==> run a: inputs <==
==> flow/design.v <==
module cordic #(
    parameter data_width = 16,
    parameter iterations = 15
    )(
    input clk,
    input reset_n,
    input logic signed [data_width-1:0] angle,
    input logic signed [data_width-1:0] x_i,
    input logic signed [data_width-1:0] y_i,
    output logic signed [data_width-1:0] cos,
    output logic signed [data_width-1:0] sin,
    input valid_in,
    output logic valid_out
    );
    logic signed [data_width-1:0] atan_table [0:iterations-1];
    assign atan_table[0]  = 'd12867;   
    assign atan_table[1]  = 'd7596;    
    assign atan_table[2]  = 'd4013;    
    assign atan_table[3]  = 'd2037;    
    assign atan_table[4]  = 'd1021;    
    assign atan_table[5]  = 'd511;     
    assign atan_table[6]  = 'd256;     
    assign atan_table[7]  = 'd128;     
    assign atan_table[8]  = 'd64;      
    assign atan_table[9]  = 'd32;      
    assign atan_table[10] = 'd16;      
    assign atan_table[11] = 'd8;       
    assign atan_table[12] = 'd4;       
    assign atan_table[13] = 'd2;       
    assign atan_table[14] = 'd1;       
    logic signed [data_width-1:0] x [0:iterations], y [0:iterations], z [0:iterations];
    logic [$clog2(iterations)-1:0] iteration;
    logic valid_pipe [0:iterations];
    always_ff @(posedge clk or negedge reset_n) begin
        if (!reset_n) begin
            x[0] <= 0;
            y[0] <= 0;
            z[0] <= 0;
            valid_pipe[0] <= 0;
        end else if (valid_in) begin
            case (angle[15:14])
                2'b00: begin
                    x[0] <= x_i;
                    y[0] <= y_i;
                    z[0] <= angle;
                end
                2'b01: begin
                    x[0] <= -y_i;
                    y[0] <= x_i;
                    z[0] <= {2'b00, angle[13:0]};
                end
                2'b10: begin
                    x[0] <= -x_i;
                    y[0] <= -y_i;
                    z[0] <= {2'b11, angle[13:0]};
                end
                2'b11: begin
                    x[0] <= y_i;
                    y[0] <= -x_i;
                    z[0] <= -angle;
                end
            endcase
            valid_pipe[0] <= 1;
        end else begin
            valid_pipe[0] <= 0;
        end
    end
    genvar i;
    generate
        for (i = 0; i < iterations; i = i + 1) begin : cordic_pipeline
            always_ff @(posedge clk or negedge reset_n) begin
                if (!reset_n) begin
                    x[i+1] <= 0;
                    y[i+1] <= 0;
                    z[i+1] <= 0;
                    valid_pipe[i+1] <= 0;
                end else if (valid_pipe[i]) begin
                    if (z[i] < 0) begin
                        x[i+1] <= x[i] + (y[i] >>> i);
                        y[i+1] <= y[i] - (x[i] >>> i);
                        z[i+1] <= z[i] + atan_table[i];
                    end else begin
                        x[i+1] <= x[i] - (y[i] >>> i);
                        y[i+1] <= y[i] + (x[i] >>> i);
                        z[i+1] <= z[i] - atan_table[i];
                    end
                    valid_pipe[i+1] <= 1;
                end else begin
                    valid_pipe[i+1] <= 0;
                end
            end
        end
    endgenerate
    assign cos = x[iterations];
    assign sin = y[iterations];
    assign valid_out = valid_pipe[iterations];
endmodule
==> flow/run.sh <==
#!/bin/bash
# the make line also repeats each setting of config.mk as NAME=value (left out here)
make -C /OpenROAD-flow-scripts/flow DESIGN_CONFIG=/design/flow/config.mk WORK_HOME=/design/flow/orfs CLKGATE_MAP_FILE= finish
==> flow/config.mk <==
export PLATFORM = sky130hd
export DESIGN_NAME = cordic
export DESIGN_NICKNAME = cordic
export VERILOG_FILES = /design/flow/design.v
export SDC_FILE = /design/flow/constraint.sdc
export NUM_CORES = 4
export LEC_CHECK = 0
export CAP_MARGIN = 20
export CELL_PAD_IN_SITES_GLOBAL_PLACEMENT = 3
export CORE_MARGIN = 2
export CORE_UTILIZATION = 31
export CTS_CLUSTER_DIAMETER = 44
export GPL_TIMING_DRIVEN = 1
export HOLD_SLACK_MARGIN = 0.27
export MAX_ROUTING_LAYER = met5
export SETUP_SLACK_MARGIN = -0.19
export SLEW_MARGIN = 15
export TNS_END_PERCENT = 85
==> flow/constraint.sdc <==
create_clock -name core_clock -period 2.45 [get_ports {clk}]
set_input_delay 0.4900 -clock core_clock [delete_from_list [all_inputs] [get_ports {clk}]]
set_output_delay 0.4900 -clock core_clock [all_outputs]
set_load 0.01 [all_outputs]
==> inputs of run b, as changes to run a <==
==> flow/config.mk (replaced) <==
export PLATFORM = sky130hd
export DESIGN_NAME = cordic
export DESIGN_NICKNAME = cordic
export VERILOG_FILES = /design/flow/design.v
export SDC_FILE = /design/flow/constraint.sdc
export NUM_CORES = 4
export LEC_CHECK = 0
export CAP_MARGIN = 20
export CORE_MARGIN = 2
export CORE_UTILIZATION = 70
export CTS_CLUSTER_DIAMETER = 53
export MAX_ROUTING_LAYER = met4
export SLEW_MARGIN = 20
==> flow/constraint.sdc (replaced) <==
create_clock -name core_clock -period 3.09 [get_ports {clk}]
set_input_delay 0.6180 -clock core_clock [delete_from_list [all_inputs] [get_ports {clk}]]
set_output_delay 0.6180 -clock core_clock [all_outputs]
set_load 0.01 [all_outputs]
==> inputs of run c, as changes to run a <==
==> flow/config.mk (replaced) <==
export PLATFORM = sky130hd
export DESIGN_NAME = cordic
export DESIGN_NICKNAME = cordic
export VERILOG_FILES = /design/flow/design.v
export SDC_FILE = /design/flow/constraint.sdc
export NUM_CORES = 4
export LEC_CHECK = 0
export CAP_MARGIN = 20
export CELL_PAD_IN_SITES_GLOBAL_PLACEMENT = 0
export CORE_MARGIN = 2
export CORE_UTILIZATION = 72
export CTS_CLUSTER_DIAMETER = 355
export GPL_TIMING_DRIVEN = 1
export HOLD_SLACK_MARGIN = -0.04
export MAX_ROUTING_LAYER = met4
export SETUP_SLACK_MARGIN = -0.19
export SLEW_MARGIN = 20
export TNS_END_PERCENT = 50
==> flow/constraint.sdc (replaced) <==
create_clock -name core_clock -period 3.04 [get_ports {clk}]
set_input_delay 0.6080 -clock core_clock [delete_from_list [all_inputs] [get_ports {clk}]]
set_output_delay 0.6080 -clock core_clock [all_outputs]
set_load 0.01 [all_outputs]
==> inputs of run d, as changes to run a <==
==> flow/config.mk (replaced) <==
export PLATFORM = sky130hd
export DESIGN_NAME = cordic
export DESIGN_NICKNAME = cordic
export VERILOG_FILES = /design/flow/design.v
export SDC_FILE = /design/flow/constraint.sdc
export NUM_CORES = 4
export LEC_CHECK = 0
export CAP_MARGIN = 20
export CORE_MARGIN = 2
export CORE_UTILIZATION = 40
export SLEW_MARGIN = 20
==> flow/constraint.sdc (replaced) <==
create_clock -name core_clock -period 3.8 [get_ports {clk}]
set_input_delay 0.7600 -clock core_clock [delete_from_list [all_inputs] [get_ports {clk}]]
set_output_delay 0.7600 -clock core_clock [all_outputs]
set_load 0.01 [all_outputs]
==> summary of the runs <==
Run b reached the layout checks and failed them: negative setup slack. Run d ran to the end with no violations. Run a completed and failed the layout checks on negative setup slack. Run c aborted during global routing with ODB-0269. Final area: run a is higher than run d (41%). Cell count, lowest first: run b, run d, run a. The lowest fmax belongs to run b, the highest to run a. Sequential share of layout area: run a < run b < run d. Via count: run d < run a < run b. Against run d, the utilization of run a is higher by 4.2 points. Wire length: run b > run a > run d.

* * *

==> inputs of run D <==
Starts from the design.v that is shown in full above.
Settings: LEC_CHECK=0, ABC_AREA=1, CAP_MARGIN=20, CELL_PAD_IN_SITES_GLOBAL_PLACEMENT=3, CORE_ASPECT_RATIO=0.85, CORE_MARGIN=2, CORE_UTILIZATION=54, CTS_CLUSTER_DIAMETER=198, GPL_TIMING_DRIVEN=1, HOLD_SLACK_MARGIN=0.06, MAX_ROUTING_LAYER=met4, MIN_ROUTING_LAYER=met2, PLACE_DENSITY=0.78, SETUP_SLACK_MARGIN=0.59, SLEW_MARGIN=15, TNS_END_PERCENT=85; clock period 2.45 ns.
run.sh (not shown) runs the stock make flow with config.mk's settings and CLKGATE_MAP_FILE=.
==> run F: changes against run D <==
Settings changed: ABC_AREA 1 to unset, CELL_PAD_IN_SITES_GLOBAL_PLACEMENT 3 to unset, CORE_ASPECT_RATIO 0.85 to unset, CORE_UTILIZATION 54 to 71, CTS_CLUSTER_DIAMETER 198 to 28, CTS_CLUSTER_SIZE set to 14, GPL_TIMING_DRIVEN 1 to unset, HOLD_SLACK_MARGIN 0.06 to unset, MAX_ROUTING_LAYER met4 to unset, MIN_ROUTING_LAYER met2 to unset, PLACE_DENSITY 0.78 to unset, SETUP_SLACK_MARGIN 0.59 to 0.35, SLEW_MARGIN 15 to 20, TNS_END_PERCENT 85 to unset.
==> flow/constraint.sdc (replaced) <==
create_clock -name core_clock -period 2.58 [get_ports {clk}]
set_input_delay 0.5160 -clock core_clock [delete_from_list [all_inputs] [get_ports {clk}]]
set_output_delay 0.5160 -clock core_clock [all_outputs]
set_load 0.01 [all_outputs]
==> run B: changes against run D <==
Settings changed: ABC_AREA 1 to unset, CELL_PAD_IN_SITES_GLOBAL_PLACEMENT 3 to unset, CORE_ASPECT_RATIO 0.85 to unset, CORE_UTILIZATION 54 to 40, CTS_CLUSTER_DIAMETER 198 to unset, GPL_TIMING_DRIVEN 1 to unset, HOLD_SLACK_MARGIN 0.06 to unset, MAX_ROUTING_LAYER met4 to unset, MIN_ROUTING_LAYER met2 to unset, PLACE_DENSITY 0.78 to unset, SETUP_SLACK_MARGIN 0.59 to unset, SLEW_MARGIN 15 to 20, TNS_END_PERCENT 85 to unset.
==> flow/constraint.sdc (replaced) <==
create_clock -name core_clock -period 4.0 [get_ports {clk}]
set_input_delay 0.8000 -clock core_clock [delete_from_list [all_inputs] [get_ports {clk}]]
set_output_delay 0.8000 -clock core_clock [all_outputs]
set_load 0.01 [all_outputs]
==> flow_metrics.py <==
# Physical implementation metrics
metrics = {
    "synth": {
        "yosys.cell_types.count": 87,
        "syn_nets": 7447,
        "common_cells": "744 x dfrtp_1, 711 x ha_1, 654 x a21oi_1, 529 x nor2_1, 499 x xnor2_1",
        "top_area_frac": 0.306,
        "synth_area_um2": 60900,
    },
    "status": {
        "error_line": "[ERROR DPL-0038] Utilization greater than 100%, impossible to legalize",
        "haltStage": "clock tree synthesis",
        "status": "stopped before the end",
    },
    "floorplanning": {
        "initial_utilization": 0.715,
    },
}
That was run F.
==> flow_metrics.py <==
# Auto-generated metrics
metrics = {
    "synth": {
        "top_area_frac": 0.306,
        "synth_area_um2": 60900,
        "yosys.cell_types.count": 87,
        "common_cells": "744 x dfrtp_1, 711 x ha_1, 654 x a21oi_1, 529 x nor2_1, 499 x xnor2_1",
        "syn_nets": 7447,
    },
    "status": {
        "status": "complete, no violations",
    },
    "final_layout": {
        "syn_to_final_growth_pct": 11.1,
    },
    "floorplanning": {
        "initial_utilization": 0.402,
    },
}
That was run B.
==> flow_metrics.py <==
# Physical implementation metrics
metrics = {
    "status": {
        "status": "stopped before the end",
        "haltStage": "global placement without I/O",
        "error_line": "[ERROR GPL-0301] Utilization 129.420 % exceeds 100%.",
    },
    "synth": {
        "top_area_frac": 0.286,
        "syn_nets": 10172,
        "synth_area_um2": 65100,
        "common_cells": "2,629 x nand2_1, 1,046 x inv_1, 744 x dfrtp_1, 743 x nand3_1, 711 x ha_1",
        "synthSimpleGateAreaFrac": 0.281,
        "yosys.cell_types.count": 49,
    },
}
That was run D.

* * *

==> try-delta: inputs <==
// cordic: RTL as listed in full above, without the edits since
clock: 2.45 ns
lec_check: 0
cap_margin: 20
cell_pad_in_sites_global_placement: 3
core_margin: 2
core_utilization: 31
cts_cluster_diameter: 44
gpl_timing_driven: 1
hold_slack_margin: -0.04
max_routing_layer: met4
setup_slack_margin: -0.19
slew_margin: 15
tns_end_percent: 50
==> try-xenon: changes against try-delta <==
CELL_PAD_IN_SITES_GLOBAL_PLACEMENT = unset   (was 3)
CORE_UTILIZATION = 71   (was 31)
CTS_CLUSTER_DIAMETER = unset   (was 44)
GPL_TIMING_DRIVEN = unset   (was 1)
HOLD_SLACK_MARGIN = unset   (was -0.04)
MAX_ROUTING_LAYER = unset   (was met4)
PLACE_DENSITY_LB_ADDON = 0.01   (was unset)
SETUP_SLACK_MARGIN = unset   (was -0.19)
SLEW_MARGIN = 20   (was 15)
TNS_END_PERCENT = unset   (was 50)
==> flow/constraint.sdc (replaced) <==
create_clock -name core_clock -period 2.75 [get_ports {clk}]
set_input_delay 0.5500 -clock core_clock [delete_from_list [all_inputs] [get_ports {clk}]]
set_output_delay 0.5500 -clock core_clock [all_outputs]
set_load 0.01 [all_outputs]
==> notes <==
try-delta finished but fails on setup timing. try-xenon died in 4_1_cts, error DPL-0033. In area after synthesis, try-delta and try-xenon do not differ. Between try-delta and try-xenon, the lower die area is in try-xenon (gap about 130%, measured against try-xenon). In synthesized cell count, try-delta and try-xenon do not differ.

* * *

==> v5 <==
RTL: the design.v shown in full above, as it stands there.
Settings: LEC_CHECK=0, ABC_AREA=1, CAP_MARGIN=20, CELL_PAD_IN_SITES_GLOBAL_PLACEMENT=0, CORE_MARGIN=2, CORE_UTILIZATION=72, CTS_CLUSTER_DIAMETER=359, CTS_CLUSTER_SIZE=72, GPL_TIMING_DRIVEN=1, HOLD_SLACK_MARGIN=0.3, MAX_ROUTING_LAYER=met5, SETUP_SLACK_MARGIN=-0.19, SLEW_MARGIN=20, TNS_END_PERCENT=50; clock period 2.11 ns.
==> v33 (differences from v5) <==
ABC_AREA = default   (was 1)
CELL_PAD_IN_SITES_GLOBAL_PLACEMENT = 1   (was 0)
CORE_UTILIZATION = 63   (was 72)
CTS_CLUSTER_DIAMETER = 44   (was 359)
CTS_CLUSTER_SIZE = default   (was 72)
HOLD_SLACK_MARGIN = -0.04   (was 0.3)
MAX_ROUTING_LAYER = met4   (was met5)
SETUP_SLACK_MARGIN = default   (was -0.19)
==> flow/constraint.sdc (replaced) <==
create_clock -name core_clock -period 1.43 [get_ports {clk}]
set_input_delay 0.2860 -clock core_clock [delete_from_list [all_inputs] [get_ports {clk}]]
set_output_delay 0.2860 -clock core_clock [all_outputs]
set_load 0.01 [all_outputs]
==> v35 (differences from v5) <==
ABC_AREA = default   (was 1)
CELL_PAD_IN_SITES_GLOBAL_PLACEMENT = default   (was 0)
CORE_UTILIZATION = 66   (was 72)
CTS_CLUSTER_DIAMETER = default   (was 359)
CTS_CLUSTER_SIZE = default   (was 72)
GPL_TIMING_DRIVEN = default   (was 1)
HOLD_SLACK_MARGIN = default   (was 0.3)
MAX_ROUTING_LAYER = default   (was met5)
SETUP_SLACK_MARGIN = default   (was -0.19)
TNS_END_PERCENT = default   (was 50)
==> flow/constraint.sdc (replaced) <==
create_clock -name core_clock -period 3.09 [get_ports {clk}]
set_input_delay 0.6180 -clock core_clock [delete_from_list [all_inputs] [get_ports {clk}]]
set_output_delay 0.6180 -clock core_clock [all_outputs]
set_load 0.01 [all_outputs]
==> impl_metrics.json <==
{
  "haltStage": "clock tree synthesis (4_1_cts)",
  "core_mm2": 0.0899,
  "adder_share_pct": 15.0,
  "top_cells_by_area": "dfrtp_1, nand2_1, ha_1",
  "syn-cell-area_mm2": 0.0651,
  "yosys_area_mm2": 0.0651,
  "syn_avg_cell_area_um2": 6.95,
  "die_x_um": 305,
  "firstError": "[ERROR DPL-0033] detailed placement checks failed during check placement.",
  "placedCellCount": 12100,
  "synth.most_common_cell": "nand2_1",
  "status": "did not finish"
}
That was v5.
==> impl_metrics.json <==
{
  "status": "did not finish",
  "haltStage": "global routing (5_1_grt)",
  "firstError": "[ERROR GRT-0232] Routing congestion too high. Check the congestion heatmap in the GUI.",
  "placedCellCount": 9999,
  "top_cells_by_area": "dfrtp_1, ha_1, mux2_2",
  "yosys_area_mm2": 0.0609,
  "die_x_um": 315,
  "adder_share_pct": 16.0,
  "core_mm2": 0.0963
}
That was v33.
==> impl_metrics.json <==
{
  "syn-cell-area_mm2": 0.0609,
  "setup_ws_ps": -257,
  "top_cells_by_area": "dfrtp_1, ha_1, mux2_2",
  "synth.most_common_cell": "dfrtp_1",
  "violations": "setup timing",
  "adder_share_pct": 16.0,
  "placedCellCount": 8478,
  "setup_viol_count_final": 26,
  "status": "failed layout checks"
}
That was v35.
